==> flow/design.v (excerpt) <==
module filtro_fir
  #(
    parameter WW_INPUT  = 8,
    parameter WW_OUTPUT = 8
    ) 
   (
    input 			  clk,
    input 			  i_en,
    input 			  i_srst,
    input signed [ WW_INPUT-1:0]  i_data,
    output signed [WW_OUTPUT-1:0] o_data
    );
Size in the first run: roughly 1800 cells after synthesis, roughly 19 I/O pins, ~0.019 sq mm of cells after synthesis.
clock: 7.4 ns
lec_check: 0
cap_margin: 20
core_margin: 2
core_utilization: 44
cts_cluster_size: 36
gpl_routability_driven: 0
max_routing_layer: met5
place_density_lb_addon: 0.25
setup_slack_margin: 1.29
slew_margin: 40
run.sh (not shown) runs the stock make flow with config.mk's settings and CLKGATE_MAP_FILE=.
The starting point produced a clean layout.
Then changed:
ABC_AREA = 1   (was not set)
CORE_UTILIZATION = 72   (was 44)
CTS_CLUSTER_SIZE = 29   (was 36)
GPL_ROUTABILITY_DRIVEN = not set   (was 0)
MAX_ROUTING_LAYER = not set   (was met5)
PLACE_DENSITY_LB_ADDON = 0.21   (was 0.25)
SETUP_SLACK_MARGIN = 1.02   (was 1.29)
SLEW_MARGIN = 20   (was 40)
clock period = 3.92 ns   (was 7.4 ns; I/O delays follow)
=> The new run finished with timing, DRC and antenna clean. Setup slack degrades by 2400 ps. Sequential cell count stays the same.
Then changed:
PLACE_DENSITY_LB_ADDON = not set   (was 0.21)
SETUP_SLACK_MARGIN = not set   (was 1.02)
clock period = 2.82 ns   (was 3.92 ns; I/O delays follow)
=> With this change the flow finished with negative setup slack left; final area is higher by 1.5%; wire length goes up by 0.31%; final cell count grows by 1.3%; fmax shrinks by 0.66%; synthesized area stays the same; synthesized cell count is unchanged; worst hold slack gets better by 5.4 ps.
Then changed:
ABC_AREA = not set   (was 1)
CORE_UTILIZATION = 65   (was 72)
CTS_CLUSTER_SIZE = not set   (was 29)
The changed run reached the layout checks and failed them: negative setup slack.
Worst setup slack degrades by 610 ps.
Global-route usage shrinks by 6.6 points.
Synthesized cell count is lower by 14%.
Final area goes down by 2.1%.
Via count is lower by 15%.
Sequential share of layout area came out higher by 0.77 points.


v49:
Starting RTL as in the previous note.
clock: 5.5 ns
lec_check: 0
abc_area: 1
cap_margin: 15
cell_pad_in_sites_detail_placement: 1
core_aspect_ratio: 1.32
core_margin: 2
core_utilization: 45
cts_cluster_size: 65
max_routing_layer: met4
place_density_lb_addon: 0.22
setup_slack_margin: -0.51
slew_margin: 10
tns_end_percent: 35
Input-level comparison between v42 and v49:
==> flow/config.mk <==
export PLATFORM = sky130hd
export DESIGN_NAME = filtro_fir
export DESIGN_NICKNAME = filtro_fir
export VERILOG_FILES = /design/flow/design.v
export SDC_FILE = /design/flow/constraint.sdc
export NUM_CORES = 4
export LEC_CHECK = 0
export CAP_MARGIN = 20
export CORE_MARGIN = 2
export CORE_UTILIZATION = 52
export SLEW_MARGIN = 20
==> flow/constraint.sdc <==
create_clock -name core_clock -period 4.81 [get_ports {clk}]
set_input_delay 0.9620 -clock core_clock [delete_from_list [all_inputs] [get_ports {clk}]]
set_output_delay 0.9620 -clock core_clock [all_outputs]
set_load 0.01 [all_outputs]
==> results <==
The final layouts of v42 and v49 pass the timing, design-rule and antenna checks. Of the two values seen for end point of the critical path, sum3_d[19] was produced by v49 and sum3_d[18] by v42. Looking at area after synthesis across v42 and v49, the one that comes out lower is v42. v42 against v49: global-route track usage on met3 went up, area fraction in mux cells picked up an extra 6.0 points, core footprint shrank by about 16%, synthesized cell count shrank by 299, global-route wire length before repair down about 23%.
Setup changes, v42 to v19
--- a/flow/config.mk
+++ b/flow/config.mk
@@ -9,3 +9,4 @@
 export CORE_MARGIN = 2
-export CORE_UTILIZATION = 52
+export CORE_UTILIZATION = 40
+export SETUP_SLACK_MARGIN = 1.16
 export SLEW_MARGIN = 20
==> comparison <==
In the reports for v19 and v42, the smaller antenna diode instance count belongs to v19. Compared with v42, v19 shows final critical path time including I/O delays and setup lower by 0.33 ns. Final cell area: v19 above v42. When v19 is measured against v42, its via count turns out 118 higher. Route | v19 vs v42 | wire longer in v19. v19: met1 track demand over resource is 5.4 points lower than what v42 reported. v19 vs v42, worst setup path startpoint: sum_d[1][3] vs sum_d[3][15]. Against v42, v19 reports a final weighted congestion in routability-driven placement that is higher.
Here is what was changed in the inputs of v3 compared with v19.
--- a/flow/config.mk
+++ b/flow/config.mk
@@ -7,6 +7,7 @@
 export LEC_CHECK = 0
+export ABC_AREA = 1
 export CAP_MARGIN = 20
 export CORE_MARGIN = 2
-export CORE_UTILIZATION = 40
-export SETUP_SLACK_MARGIN = 1.16
+export CORE_UTILIZATION = 57
+export CTS_CLUSTER_SIZE = 98
 export SLEW_MARGIN = 20
==> flow/constraint.sdc <==
create_clock -name core_clock -period 2.28 [get_ports {clk}]
set_input_delay 0.4560 -clock core_clock [delete_from_list [all_inputs] [get_ports {clk}]]
set_output_delay 0.4560 -clock core_clock [all_outputs]
set_load 0.01 [all_outputs]
Results
Summary — overall routing resource usage, v3 relative to v19: higher, by 9.7 points. Of v3 and v19, the run reporting the higher utilization was v3. In v3, the non-clock buffer count came out 86 above the value in v19. Between v3 and v19, it is v3 whose peak clock frequency supported by timing is higher, by 46 MHz. v19 has lower maximum fanout along the worst path than v3. Relative to v19, combinational fraction of the cell area increased by 1.0 points in v3. v3 vs v19: area growth from synthesis to layout up in v3. Nothing crashed in v3 and all stages finished; the problem is that the final layout failed, the offending checks being negative setup slack. Detailed-route wire length, v3 and v19, lower one = v19. [diff] design area, v3 relative to v19: regression. Relative area of clock buffers and inverters in the final design was lower in v3 than in v19.


Starting RTL as in the previous note.
export LEC_CHECK = 0
export CAP_MARGIN = 5
export CORE_MARGIN = 2
export CORE_UTILIZATION = 72
export CTS_CLUSTER_DIAMETER = 363
export CTS_CLUSTER_SIZE = 20
export SETUP_SLACK_MARGIN = 0.2
export SLEW_MARGIN = 20
create_clock -name core_clock -period 1.42 [get_ports {clk}]
The first run ended with an error in 5_1_grt.
Then changed:
ABC_AREA = 1   (was not set)
CAP_MARGIN = 20   (was 5)
CTS_CLUSTER_DIAMETER = not set   (was 363)
CTS_CLUSTER_SIZE = 29   (was 20)
PLACE_DENSITY = 0.41   (was not set)
SETUP_SLACK_MARGIN = -0.18   (was 0.2)
clock period = 3.08 ns   (was 1.42 ns; I/O delays follow)
Outcome: Now the flow finished with negative setup slack left; area after synthesis grows by a few percent; die area goes up by a few percent; synthesized cell count came out higher by about a fifth.
Then changed:
ABC_AREA = not set   (was 1)
CORE_UTILIZATION = 40   (was 72)
CTS_CLUSTER_SIZE = not set   (was 29)
PLACE_DENSITY = not set   (was 0.41)
SETUP_SLACK_MARGIN = not set   (was -0.18)
clock period = 5.5 ns   (was 3.08 ns; I/O delays follow)
Effect:
- Now the flow produced a clean layout
- worst hold slack degrades by 3.1 ps
- register-to-register slack gets better by 1400 ps
- wire length decreases by 16%
Then changed:
CORE_UTILIZATION = 68   (was 40)
CTS_CLUSTER_SIZE = 44   (was not set)
clock period = 1.77 ns   (was 5.5 ns; I/O delays follow)
After rerunning: Now the flow finished but failed the layout checks on negative setup slack. Core utilization rises by 43 points. Cell count rises by 0.60%. Fmax rises by 10%. Cell area rises by 16%. Wire length rises by 34%. Setup slack is worse by 3300 ps. Count of clock-buffer cells in the layout falls by 7.
Then changed:
ABC_AREA = 1   (was not set)
CORE_UTILIZATION = 43   (was 68)
CTS_CLUSTER_SIZE = not set   (was 44)
clock period = 2.16 ns   (was 1.77 ns; I/O delays follow)
- The new run finished but failed the layout checks on negative setup slack
- setup slack improves by 1000 ps
- core utilization fell by 36 points
- final area decreases by 2.7%
- fmax increases by 17%
- wire length falls by 12%
- cell count is higher by 15%
- die size rises by 61%
